==> inputs of 05-18 <==
==> flow/design.v <==
module huffman(clk, reset, gray_valid, gray_data, CNT_valid, CNT1, CNT2, CNT3, CNT4, CNT5, CNT6,
    code_valid, HC1, HC2, HC3, HC4, HC5, HC6, M1, M2, M3, M4, M5, M6);
input clk;
input reset;
input gray_valid;
input [7:0] gray_data;
output CNT_valid;
output [7:0] CNT1, CNT2, CNT3, CNT4, CNT5, CNT6;
output code_valid;
output [7:0] HC1, HC2, HC3, HC4, HC5, HC6;
output [7:0] M1, M2, M3, M4, M5, M6;
parameter Wait = 0;
parameter GetData = 1;
parameter Bubble = 2;
parameter Calculate = 3;
parameter Reorder = 4;
parameter Done = 5;
reg [2:0] state;
reg [7:0] gray_data_ [1:6];    
reg [5:0] group_ [1:6];        
reg [7:0] huffman_code [1:6];
reg [7:0] Mi_ [1:6];
reg [6:0] data_count;
reg [2:0] x, y;                
reg [2:0] last;                
reg [2:0] z;                   
reg finishGetData, finish;
assign CNT1 = gray_data_[1];
assign CNT2 = gray_data_[2];
assign CNT3 = gray_data_[3];
assign CNT4 = gray_data_[4];
assign CNT5 = gray_data_[5];
assign CNT6 = gray_data_[6];
assign CNT_valid = finishGetData;
assign HC1 = huffman_code[1];
assign HC2 = huffman_code[2];
assign HC3 = huffman_code[3];
assign HC4 = huffman_code[4];
assign HC5 = huffman_code[5];
assign HC6 = huffman_code[6];
assign M1 = Mi_[1];
assign M2 = Mi_[2];
assign M3 = Mi_[3];
assign M4 = Mi_[4];
assign M5 = Mi_[5];
assign M6 = Mi_[6];
assign code_valid = finish;
wire [7:0] upper_w = gray_data_[last - 3'd1];
wire [7:0] lower_w = gray_data_[last];
wire [5:0] upper_g = group_[last - 3'd1];
wire [5:0] lower_g = group_[last];
integer i;
always@(posedge clk)begin
  finishGetData <= 1'b0;
  finish <= 1'b0;
  if(reset)begin
	state <= Wait;
	data_count <= 7'd0;
	x <= 3'd1;
	y <= 3'd1;
	z <= 3'd1;
	last <= 3'd6;
	for(i = 1;i < 7;i = i + 1)begin
		gray_data_[i] <= 8'd0;
		group_[i] <= 6'd1 << (i - 1);
		Mi_[i] <= 8'd0;
		huffman_code[i] <= 8'd0;
	end
  end
  else begin
	case(state)
		Wait, GetData:begin
			if(gray_valid)begin
				state <= GetData;
				for(i = 1;i < 7;i = i + 1)
					if(gray_data == i)
						gray_data_[i] <= gray_data_[i] + 8'd1;
				data_count <= data_count + 7'd1;
				if(data_count == 7'd99)begin
					finishGetData <= 1'b1;
					state <= Bubble;
				end
			end
		end
		Bubble:begin
			if(gray_data_[x] < gray_data_[x + 3'd1])begin
				gray_data_[x] <= gray_data_[x + 3'd1];
				gray_data_[x + 3'd1] <= gray_data_[x];
				group_[x] <= group_[x + 3'd1];
				group_[x + 3'd1] <= group_[x];
			end
			if((x + y) < 6)
				x <= x + 3'd1;
			else begin
				x <= 3'd1;
				if(y == 3'd5)
					state <= Calculate;
				else
					y <= y + 3'd1;
			end
		end
		Calculate:begin
			for(i = 1;i < 7;i = i + 1)begin
				if(lower_g[i - 1])begin
					huffman_code[i] <= huffman_code[i] | (Mi_[i] + 8'd1);
					Mi_[i] <= {Mi_[i][6:0], 1'b1};
				end
				if(upper_g[i - 1])
					Mi_[i] <= {Mi_[i][6:0], 1'b1};
			end
			gray_data_[last - 3'd1] <= upper_w + lower_w;
			group_[last - 3'd1] <= upper_g | lower_g;
			last <= last - 3'd1;
			z <= last - 3'd1;
			if(last == 3'd2)begin
				finish <= 1'b1;
				state <= Done;
			end
			else
				state <= Reorder;
		end
		Reorder:begin
			if(z >= 3'd2 && gray_data_[z - 3'd1] < gray_data_[z])begin
				gray_data_[z] <= gray_data_[z - 3'd1];
				gray_data_[z - 3'd1] <= gray_data_[z];
				group_[z] <= group_[z - 3'd1];
				group_[z - 3'd1] <= group_[z];
				z <= z - 3'd1;
			end
			else
				state <= Calculate;
		end
		default:
			state <= Done;
	endcase
  end
end
endmodule
==> flow/run.sh <==
#!/bin/bash
# the make line also repeats each setting of config.mk as NAME=value (left out here)
make -C /OpenROAD-flow-scripts/flow DESIGN_CONFIG=/design/flow/config.mk WORK_HOME=/design/flow/orfs CLKGATE_MAP_FILE= finish
==> flow/config.mk <==
export PLATFORM = sky130hd
export DESIGN_NAME = huffman
export DESIGN_NICKNAME = huffman
export VERILOG_FILES = /design/flow/design.v
export SDC_FILE = /design/flow/constraint.sdc
export NUM_CORES = 4
export LEC_CHECK = 0
export CAP_MARGIN = 20
export CORE_MARGIN = 2
export CORE_UTILIZATION = 65
export CTS_CLUSTER_DIAMETER = 41
export CTS_CLUSTER_SIZE = 72
export SETUP_SLACK_MARGIN = 0.67
export SLEW_MARGIN = 20
==> flow/constraint.sdc <==
create_clock -name core_clock -period 5.24 [get_ports {clk}]
set_input_delay 1.0480 -clock core_clock [delete_from_list [all_inputs] [get_ports {clk}]]
set_output_delay 1.0480 -clock core_clock [all_outputs]
set_load 0.01 [all_outputs]
==> 04-02: changes against 05-18 <==
CTS_CLUSTER_DIAMETER = not set   (was 41)
CTS_CLUSTER_SIZE = not set   (was 72)
==> reports/metrics.yaml <==
layout:
  final_nets: 1927
  final-clk-cell-share_pct: 5.077
worst_setup_path:
  r2r_setup_slack_ns: 0.20
  cp_num_buf_inv: 4
  reg2reg_to: "group_[0][3]"
final_timing:
  tightest_slew_ns: 1.058
  setup_ws_ns: 0.1222
power:
  power_frac_clock_pct: 48.6
  pg_comb_uw: 290
run_status:
  status: "no timing/DRC/antenna violations"
detailed_routing:
  wl_per_cell_um: 26.89
# the run above: 05-18

==> reports/metrics.yaml <==
final_timing:
  tightest_slew_ns: 1.068
  setup_ws_ns: -0.1027
  setup_violations: 44
  report.final.hold_viol_count: 0
run_status:
  violations: "negative setup slack"
  status: "finished with violations"
detailed_routing:
  diodes: 0
  wl_per_cell_um: 25.55
worst_setup_path:
  cp_num_buf_inv: 8
  r2r_setup_slack_ns: 0.09
layout:
  final_nets: 1928
  final-clk-cell-share_pct: 3.830
power:
  power_frac_clock_pct: 43.2
# the run above: 04-02



==> delta <==
RTL: the design.v shown in full above, as it stands there.
Settings: LEC_CHECK=0, CAP_MARGIN=20, CELL_PAD_IN_SITES_GLOBAL_PLACEMENT=3, CORE_MARGIN=8, CORE_UTILIZATION=40, CTS_CLUSTER_DIAMETER=210, SLEW_MARGIN=20; clock period 6.2 ns.
run.sh (not shown) runs the stock make flow with config.mk's settings and CLKGATE_MAP_FILE=.
==> zinc: changes against delta <==
- CELL_PAD_IN_SITES_GLOBAL_PLACEMENT: 3 -> default
- CORE_MARGIN: 8 -> 2
- CORE_UTILIZATION: 40 -> 68
- CTS_CLUSTER_DIAMETER: 210 -> 29
- CTS_CLUSTER_SIZE: default -> 15
- SETUP_SLACK_MARGIN: default -> 0.69
==> flow/constraint.sdc (replaced) <==
create_clock -name core_clock -period 5.56 [get_ports {clk}]
set_input_delay 1.1120 -clock core_clock [delete_from_list [all_inputs] [get_ports {clk}]]
set_output_delay 1.1120 -clock core_clock [all_outputs]
set_load 0.01 [all_outputs]
==> impl_metrics.tcl <==
# implementation run metrics
set metrics [dict create \
    placed_area_sq_um 19020 \
    dp.cells 2105 \
    die_h_microns 157.5 \
    outcome "stopped before the end" \
    firstError "[ERROR GRT-0232] Routing congestion too high. Check the congestion heatmap in the GUI." \
    haltStage "5_1_grt" \
    die_w_microns 157.5 \
    core_region_area_sq_um 23330 \
]
the above is filed under zinc

==> impl_metrics.tcl <==
# metrics dict for downstream scripts
set metrics [dict create \
    outcome "complete, no violations" \
    crit_top_cell "inv_1" \
    die_h_microns 216.1 \
    switching_share_pct 23.78 \
    dp.cells 2253 \
    core_region_area_sq_um 39640 \
    ys_cells 1563 \
    dr_total_vias 13830 \
    placed_area_sq_um 18770 \
    yosysWarnings 3 \
    avgViaCountPerCell 5.997 \
    die_w_microns 216.1 \
]
the above is filed under delta



==> sierra: inputs <==
RTL: the design.v shown in full above, as it stands there.
clock: 6.0 ns
lec_check: 0
cap_margin: 20
core_margin: 2
core_utilization: 40
slew_margin: 20
==> inputs of garnet, as changes to sierra <==
- ABC_AREA: not set -> 1
- CORE_UTILIZATION: 40 -> 66
- CTS_CLUSTER_DIAMETER: not set -> 340
- CTS_CLUSTER_SIZE: not set -> 95
- PLACE_DENSITY: not set -> 0.41
- TNS_END_PERCENT: not set -> 5
==> flow/constraint.sdc (replaced) <==
create_clock -name core_clock -period 3.35 [get_ports {clk}]
set_input_delay 0.6700 -clock core_clock [delete_from_list [all_inputs] [get_ports {clk}]]
set_output_delay 0.6700 -clock core_clock [all_outputs]
set_load 0.01 [all_outputs]
==> inputs of ember, as changes to sierra <==
- CAP_MARGIN: 20 -> 35
- CELL_PAD_IN_SITES_DETAIL_PLACEMENT: not set -> 0
- CELL_PAD_IN_SITES_GLOBAL_PLACEMENT: not set -> 3
- CORE_ASPECT_RATIO: not set -> 1.69
- CORE_UTILIZATION: 40 -> 57
- CTS_CLUSTER_DIAMETER: not set -> 148
- GPL_TIMING_DRIVEN: not set -> 1
- HOLD_SLACK_MARGIN: not set -> 0.14
- MAX_ROUTING_LAYER: not set -> met4
- MIN_ROUTING_LAYER: not set -> met2
- SETUP_SLACK_MARGIN: not set -> -0.1
- TNS_END_PERCENT: not set -> 15
==> flow/constraint.sdc (replaced) <==
create_clock -name core_clock -period 5.71 [get_ports {clk}]
set_input_delay 1.1420 -clock core_clock [delete_from_list [all_inputs] [get_ports {clk}]]
set_output_delay 1.1420 -clock core_clock [all_outputs]
set_load 0.01 [all_outputs]
==> inputs of quartz, as changes to sierra <==
- ABC_AREA: not set -> 1
- CORE_UTILIZATION: 40 -> 72
- CTS_CLUSTER_DIAMETER: not set -> 201
- CTS_CLUSTER_SIZE: not set -> 51
- MAX_ROUTING_LAYER: not set -> met4
- PLACE_DENSITY: not set -> 0.65
==> flow/constraint.sdc (replaced) <==
create_clock -name core_clock -period 2.99 [get_ports {clk}]
set_input_delay 0.5980 -clock core_clock [delete_from_list [all_inputs] [get_ports {clk}]]
set_output_delay 0.5980 -clock core_clock [all_outputs]
set_load 0.01 [all_outputs]
==> notes <==
- garnet ended with an error in global routing (5_1_grt) (GRT-0232). sierra finished clean. ember aborted during global placement without I/O (3_1_place_gp_skip_io) with GPL-0301. quartz never finished: it broke off in clock tree synthesis (4_1_cts) on DPL-0038.
- Area after synthesis: quartz is larger than sierra (about 6%).
- Between ember and sierra, the lower die area is in ember (gap about 30%, measured against sierra).
- In sierra the synthesized cell count is lower than in garnet, by 37%.
Power is estimated from default activity; no workload was simulated.
